## median_calc
module median_calc #(parameter POPSIZE = 100,DATA_WIDTH = 8)(
    input logic clk,
    input logic rst,
    input logic [DATA_WIDTH-1:0] data_in,
    input logic data_rdy,
    output [DATA_WIDTH-1:0] median,
    output data_vld
);
For scale: roughly 4600 cells after synthesis, roughly 420 flip-flops, roughly 20 I/O pins, about 0.033 mm2 of cells after synthesis.
clock: 1.6 ns
lec_check: 0
abc_area: 1
cap_margin: 20
core_margin: 2
core_utilization: 68
cts_cluster_diameter: 393
cts_cluster_size: 98
place_density: 0.42
slew_margin: 20
tns_end_percent: 5
run.sh (not shown) runs the stock make flow with config.mk's settings and CLKGATE_MAP_FILE=.
The starting point did not get past 5_1_grt.
Next try:
--- a/flow/config.mk
+++ b/flow/config.mk
@@ -9,8 +9,6 @@
 export CAP_MARGIN = 20
+export CORE_ASPECT_RATIO = 0.92
 export CORE_MARGIN = 2
-export CORE_UTILIZATION = 68
-export CTS_CLUSTER_DIAMETER = 393
-export CTS_CLUSTER_SIZE = 98
-export PLACE_DENSITY = 0.42
+export CORE_UTILIZATION = 72
+export PLACE_DENSITY = 0.6
 export SLEW_MARGIN = 20
-export TNS_END_PERCENT = 5
==> flow/constraint.sdc (replaced) <==
create_clock -name core_clock -period 1.95 [get_ports {clk}]
set_input_delay 0.3900 -clock core_clock [delete_from_list [all_inputs] [get_ports {clk}]]
set_output_delay 0.3900 -clock core_clock [all_outputs]
set_load 0.01 [all_outputs]
Result:
- The new run reached the layout checks and failed them: negative setup slack
- die size falls by about 5.5%
- synthesized area stays the same
- synthesized cell count does not change
Next try:
--- a/flow/config.mk
+++ b/flow/config.mk
@@ -7,7 +7,6 @@
 export LEC_CHECK = 0
-export ABC_AREA = 1
 export CAP_MARGIN = 20
-export CORE_ASPECT_RATIO = 0.92
 export CORE_MARGIN = 2
-export CORE_UTILIZATION = 72
+export CORE_UTILIZATION = 67
+export CTS_CLUSTER_DIAMETER = 56
 export PLACE_DENSITY = 0.6
==> flow/constraint.sdc (replaced) <==
create_clock -name core_clock -period 2.41 [get_ports {clk}]
set_input_delay 0.4820 -clock core_clock [delete_from_list [all_inputs] [get_ports {clk}]]
set_output_delay 0.4820 -clock core_clock [all_outputs]
set_load 0.01 [all_outputs]
Outcome: The new run finished clean; non-clock buffer count decreases by 205; total power falls by 37%; worst setup slack is better by 230 ps; final cell count goes down by 33%; first-iteration DRC count shrinks by 41%.

* * *

The RTL this note starts from:
==> flow/design.v <==
module sort_reg #(parameter DATA_WIDTH =8)(
    input logic clk,
    input logic rst,
    input logic clr,
    input logic GT_in,
    input logic [DATA_WIDTH-1:0] data_in,
    input logic [DATA_WIDTH-1:0] prev_data,
    input logic data_rdy,
    output logic [DATA_WIDTH-1:0] data_out,
    output logic GT
);
logic [DATA_WIDTH-1:0] data_out_d;
logic [DATA_WIDTH-1:0] data_out_q;
assign GT = (data_in >data_out_q);
assign data_out = data_out_q;
always_ff@(posedge clk or posedge rst)begin
    if(rst)begin
        data_out_q <= 'b0;
    end else if(clr) begin
        data_out_q <= 'b0;
    end else begin
        data_out_q <= data_out_d;
    end
end
always_comb begin
    if(data_rdy) begin
        if(GT && GT_in)begin
            data_out_d = prev_data;
        end else if(GT && !GT_in) begin
            data_out_d = data_in;
        end else begin
            data_out_d = data_out_q;
        end
    end else begin
        data_out_d = data_out_q;
    end
end
endmodule
module median_calc #(parameter POPSIZE = 100,DATA_WIDTH = 8)(
    input logic clk,
    input logic rst,
    input logic [DATA_WIDTH-1:0] data_in,
    input logic data_rdy,
    output [DATA_WIDTH-1:0] median,
    output data_vld
);
logic [DATA_WIDTH-1:0] data_out_array[POPSIZE:0];
logic GT_array[POPSIZE:0];
logic [$clog2(POPSIZE):0] counter_d;
logic [$clog2(POPSIZE):0] counter_q;
logic [DATA_WIDTH-1:0] median_d;
logic [DATA_WIDTH-1:0] median_q;
logic data_vld_q;
logic data_vld_d;
logic reg_rst;
logic [DATA_WIDTH-1:0] data_in_d;
logic [DATA_WIDTH-1:0] data_in_q;
logic data_rdy_d;
logic data_rdy_q;
logic reg_rst_d;
logic reg_rst_q;
assign reg_rst = reg_rst_q;
assign data_rdy_d = data_rdy;
assign data_in_d = data_in;
assign GT_array[POPSIZE] = 0;
assign data_vld = data_vld_q;
assign median = median_q;
genvar i;
generate
  for (i = 0; i < POPSIZE; i++) begin : instance_gen
    if (i == 0) begin
      sort_reg #(
        .DATA_WIDTH(DATA_WIDTH)
      ) instance_0 (
        .clk(clk),
        .rst(rst),
        .clr(reg_rst),
        .GT_in(1'b0),
        .data_in(data_in),
        .prev_data('b0),
        .data_out(data_out_array[0]),
        .GT(GT_array[0]),
        .data_rdy(data_rdy)
      );
    end else begin
      sort_reg #(
        .DATA_WIDTH(DATA_WIDTH)
      ) instance_i (
        .clk(clk),
        .rst(rst),
        .clr(reg_rst),
        .GT_in(GT_array[i-1]),  
        .data_in(data_in),
        .prev_data(data_out_array[i-1]),  
        .data_out(data_out_array[i]),
        .GT(GT_array[i]),
        .data_rdy(data_rdy)
      );
    end
  end
endgenerate
always_ff@(posedge clk or posedge rst)begin
    if(rst)begin
        counter_q <= 'b0;
        median_q <= 'b0;
        data_vld_q <= 'b0;
        data_in_q <= 'b0;
        data_rdy_q <='b0;
        reg_rst_q <= 'b0;
    end else begin
        data_in_q <=data_in_d;
        data_rdy_q <=data_rdy_d;
        counter_q <= counter_d;
        median_q <= median_d;
        data_vld_q <= data_vld_d;
        reg_rst_q <= reg_rst_d;
    end
end
always_comb begin
    reg_rst_d = 'b0;
        data_vld_d = 'b0;
        counter_d = counter_q;
        median_d = median_q;
        if (counter_q == POPSIZE) begin
            median_d = (POPSIZE % 2 == 0) ? data_out_array[POPSIZE/2 - 1] : data_out_array[POPSIZE/2];
            reg_rst_d = 'b1;
            data_vld_d = 'b1;
            counter_d = 'b0;
        end else if(counter_q == 0) begin
            reg_rst_d ='b0;
        end
        if (data_rdy) begin
            counter_d = counter_q + 1;
        end
    end
endmodule
==> flow/config.mk <==
export PLATFORM = sky130hd
export DESIGN_NAME = median_calc
export DESIGN_NICKNAME = median_calc
export VERILOG_FILES = /design/flow/design.v
export SDC_FILE = /design/flow/constraint.sdc
export NUM_CORES = 4
export LEC_CHECK = 0
export CAP_MARGIN = 20
export CELL_PAD_IN_SITES_DETAIL_PLACEMENT = 1
export CELL_PAD_IN_SITES_GLOBAL_PLACEMENT = 2
export CORE_ASPECT_RATIO = 1.31
export CORE_MARGIN = 2
export CORE_UTILIZATION = 65
export CTS_CLUSTER_DIAMETER = 75
export GPL_ROUTABILITY_DRIVEN = 0
export HOLD_SLACK_MARGIN = 0.12
export MAX_ROUTING_LAYER = met4
export PLACE_DENSITY = 0.6
export SETUP_SLACK_MARGIN = 0.3
export SLEW_MARGIN = 5
==> flow/constraint.sdc <==
create_clock -name core_clock -period 3.38 [get_ports {clk}]
set_input_delay 0.6760 -clock core_clock [delete_from_list [all_inputs] [get_ports {clk}]]
set_output_delay 0.6760 -clock core_clock [all_outputs]
set_load 0.01 [all_outputs]
The starting point aborted during global placement without I/O, error GPL-0301.
Edit:
==> flow/config.mk (replaced) <==
export PLATFORM = sky130hd
export DESIGN_NAME = median_calc
export DESIGN_NICKNAME = median_calc
export VERILOG_FILES = /design/flow/design.v
export SDC_FILE = /design/flow/constraint.sdc
export NUM_CORES = 4
export LEC_CHECK = 0
export CAP_MARGIN = 20
export CORE_MARGIN = 2
export CORE_UTILIZATION = 16
export PLACE_DENSITY = 0.6
export SLEW_MARGIN = 20
==> flow/constraint.sdc (replaced) <==
create_clock -name core_clock -period 4.57 [get_ports {clk}]
set_input_delay 0.9140 -clock core_clock [delete_from_list [all_inputs] [get_ports {clk}]]
set_output_delay 0.9140 -clock core_clock [all_outputs]
set_load 0.01 [all_outputs]
Now the flow finished with timing, DRC and antenna clean.
Area after synthesis stays the same.
Synthesized cell count is unchanged.
Die area rose to 4.0 times its value.
Power is estimated from default activity; no workload was simulated.
